## mult
module mult(	input clock, reset, nuke, 
		input [63:0] mcand, mplier,
		input start,
		output [63:0] product,
		output done
	   );
make LEC_CHECK=0 ABC_AREA=1 CAP_MARGIN=20 CORE_ASPECT_RATIO=1.25 CORE_MARGIN=2 CORE_UTILIZATION=72 CTS_CLUSTER_DIAMETER=389 CTS_CLUSTER_SIZE=99 SETUP_SLACK_MARGIN=-0.27 SLEW_MARGIN=20 TNS_END_PERCENT=5 finish   # period 3.92 ns
run.sh (not shown) runs the stock make flow with config.mk's settings and CLKGATE_MAP_FILE=.
The baseline ended with an error in global routing (5_1_grt).
Change:
==> flow/config.mk (replaced) <==
export PLATFORM = sky130hd
export DESIGN_NAME = mult
export DESIGN_NICKNAME = mult
export VERILOG_FILES = /design/flow/design.v
export SDC_FILE = /design/flow/constraint.sdc
export NUM_CORES = 4
export LEC_CHECK = 0
export CAP_MARGIN = 30
export CORE_MARGIN = 2
export CORE_UTILIZATION = 40
export SETUP_SLACK_MARGIN = 0.36
export SLEW_MARGIN = 20
==> flow/constraint.sdc (replaced) <==
create_clock -name core_clock -period 7.0 [get_ports {clock}]
set_input_delay 1.4000 -clock core_clock [delete_from_list [all_inputs] [get_ports {clock}]]
set_output_delay 1.4000 -clock core_clock [all_outputs]
set_load 0.01 [all_outputs]
The changed run completed with no timing, DRC or antenna violations.
Area after synthesis fell by 15%.
Synthesized cell count fell by 39%.
Die size rose by 52%.
Change:
--- a/flow/config.mk
+++ b/flow/config.mk
@@ -6,7 +6,8 @@
 export NUM_CORES = 4
 export LEC_CHECK = 0
-export CAP_MARGIN = 30
+export CAP_MARGIN = 20
 export CORE_MARGIN = 2
-export CORE_UTILIZATION = 40
-export SETUP_SLACK_MARGIN = 0.36
+export CORE_UTILIZATION = 72
+export CTS_CLUSTER_SIZE = 15
+export PLACE_DENSITY_LB_ADDON = 0.01
 export SLEW_MARGIN = 20
==> flow/constraint.sdc (replaced) <==
create_clock -name core_clock -period 5.49 [get_ports {clock}]
set_input_delay 1.0980 -clock core_clock [delete_from_list [all_inputs] [get_ports {clock}]]
set_output_delay 1.0980 -clock core_clock [all_outputs]
set_load 0.01 [all_outputs]
Outcome:
- With this change the flow completed, yet does not pass: setup timing
- clock power came out higher by a few percent
- cell area came out higher by a few percent
- sequential share of layout area came out lower by 0.77 points
- via count came out higher by a little under a tenth
- die area came out lower by well over a third
- maximum frequency came out higher by roughly a tenth
- global-route usage came out higher by 17 points
Change:
--- a/flow/config.mk
+++ b/flow/config.mk
@@ -8,6 +8,6 @@
 export CAP_MARGIN = 20
 export CORE_MARGIN = 2
-export CORE_UTILIZATION = 72
-export CTS_CLUSTER_SIZE = 15
-export PLACE_DENSITY_LB_ADDON = 0.01
+export CORE_UTILIZATION = 40
+export CTS_CLUSTER_SIZE = 69
+export PLACE_DENSITY = 0.79
 export SLEW_MARGIN = 20
==> flow/constraint.sdc (replaced) <==
create_clock -name core_clock -period 7.0 [get_ports {clock}]
set_input_delay 1.4000 -clock core_clock [delete_from_list [all_inputs] [get_ports {clock}]]
set_output_delay 1.4000 -clock core_clock [all_outputs]
set_load 0.01 [all_outputs]
What happened:
- Now the flow ran to the end with no violations
- register-to-register slack improved by 640 ps
- synthesized cell count stays the same
- wire length is lower by 10%
- design area came out lower by 4.0%
- sequential power shrinks by 20%
- die size climbs by 79%
- global-route usage shrinks by 18 points

========
The RTL this note starts from:
==> flow/design.v <==
`timescale 1ns/100ps
module mult_stage( input clock, reset, start, nuke, 
		   input [63:0] product_in, mplier_in, mcand_in,
		   output logic done,
		   output logic [63:0] product_out, mplier_out, mcand_out
		  );
	logic [63:0] prod_in_reg, partial_prod_reg;
	logic [63:0] partial_product, next_mplier, next_mcand;
	assign product_out = prod_in_reg + partial_prod_reg;
	assign partial_product = mplier_in[7:0] * mcand_in;
	assign next_mplier = {8'b0,mplier_in[63:8]};
	assign next_mcand = {mcand_in[55:0],8'b0};
	always_ff @(posedge clock) begin
		prod_in_reg      <= product_in;
		partial_prod_reg <= partial_product;
		mplier_out       <= next_mplier;
		mcand_out        <= next_mcand;
	end
	always_ff @(posedge clock) begin
		if(reset)
			done <= 1'b0;
		else if(nuke)
			done <= 1'b0;
		else
			done <= start;
	end
endmodule
`timescale 1ns/100ps
module mult(	input clock, reset, nuke, 
		input [63:0] mcand, mplier,
		input start,
		output [63:0] product,
		output done
	   );
  	logic [63:0] mcand_out, mplier_out;
  	logic [(7*64)-1:0] internal_products, internal_mcands, internal_mpliers;
  	logic [6:0] internal_dones;
	mult_stage mstage [7:0]  (
		.clock(clock),
		.reset(reset),
		.nuke(nuke), 
		.product_in({internal_products,64'h0}),
		.mplier_in({internal_mpliers,mplier}),
		.mcand_in({internal_mcands,mcand}),
		.start({internal_dones,start}),
		.product_out({product,internal_products}),
		.mplier_out({mplier_out,internal_mpliers}),
		.mcand_out({mcand_out,internal_mcands}),
		.done({done,internal_dones})
	);
endmodule
Settings: LEC_CHECK=0, ABC_AREA=1, CAP_MARGIN=20, CORE_MARGIN=2, CORE_UTILIZATION=72, CTS_CLUSTER_DIAMETER=230, CTS_CLUSTER_SIZE=22, HOLD_SLACK_MARGIN=0.3, PLACE_DENSITY_LB_ADDON=0.03, SETUP_SLACK_MARGIN=1.11, SLEW_MARGIN=20; clock period 3.72 ns.
The baseline aborted during 5_1_grt.
Edit:
==> flow/config.mk (replaced) <==
export PLATFORM = sky130hd
export DESIGN_NAME = mult
export DESIGN_NICKNAME = mult
export VERILOG_FILES = /design/flow/design.v
export SDC_FILE = /design/flow/constraint.sdc
export NUM_CORES = 4
export LEC_CHECK = 0
export CAP_MARGIN = 20
export CORE_MARGIN = 2
export CORE_UTILIZATION = 70
export SLEW_MARGIN = 20
==> flow/constraint.sdc (replaced) <==
create_clock -name core_clock -period 5.75 [get_ports {clock}]
set_input_delay 1.1500 -clock core_clock [delete_from_list [all_inputs] [get_ports {clock}]]
set_output_delay 1.1500 -clock core_clock [all_outputs]
set_load 0.01 [all_outputs]
After rerunning: With this change the flow ran to the end with no violations; synthesized cell count came out lower by 39%; synthesized area came out lower by 15%; die size came out lower by 13%.
Edit:
--- a/flow/config.mk
+++ b/flow/config.mk
@@ -6,6 +6,12 @@
 export NUM_CORES = 4
 export LEC_CHECK = 0
+export ABC_AREA = 1
 export CAP_MARGIN = 20
 export CORE_MARGIN = 2
-export CORE_UTILIZATION = 70
+export CORE_UTILIZATION = 40
+export CTS_CLUSTER_SIZE = 42
+export GPL_ROUTABILITY_DRIVEN = 0
+export HOLD_SLACK_MARGIN = 0.07
+export PLACE_DENSITY = 0.79
 export SLEW_MARGIN = 20
+export TNS_END_PERCENT = 95
==> flow/constraint.sdc (replaced) <==
create_clock -name core_clock -period 9.21 [get_ports {clock}]
set_input_delay 1.8420 -clock core_clock [delete_from_list [all_inputs] [get_ports {clock}]]
set_output_delay 1.8420 -clock core_clock [all_outputs]
set_load 0.01 [all_outputs]
- core utilization goes down by 37 points
- clock skew falls by 3.8 ps
- via count increases by 41%
- worst setup slack is better by 3100 ps
- first-iteration DRC count increases by about 100%
- clock power came out lower by 32%
- combinational power shrinks by 23%
Edit:
==> flow/config.mk (replaced) <==
export PLATFORM = sky130hd
export DESIGN_NAME = mult
export DESIGN_NICKNAME = mult
export VERILOG_FILES = /design/flow/design.v
export SDC_FILE = /design/flow/constraint.sdc
export NUM_CORES = 4
export LEC_CHECK = 0
export ABC_AREA = 1
export CAP_MARGIN = 20
export CORE_MARGIN = 2
export CORE_UTILIZATION = 72
export CTS_CLUSTER_DIAMETER = 230
export CTS_CLUSTER_SIZE = 22
export PLACE_DENSITY_LB_ADDON = 0.03
export SETUP_SLACK_MARGIN = 0.93
export SLEW_MARGIN = 20
==> flow/constraint.sdc (replaced) <==
create_clock -name core_clock -period 3.72 [get_ports {clock}]
set_input_delay 0.7440 -clock core_clock [delete_from_list [all_inputs] [get_ports {clock}]]
set_output_delay 0.7440 -clock core_clock [all_outputs]
set_load 0.01 [all_outputs]
Effect: Now the flow died in 5_1_grt. Area after synthesis stays the same. Die area falls by well over a third. Synthesized cell count is unchanged.
Power and IR drop assume default switching activity.
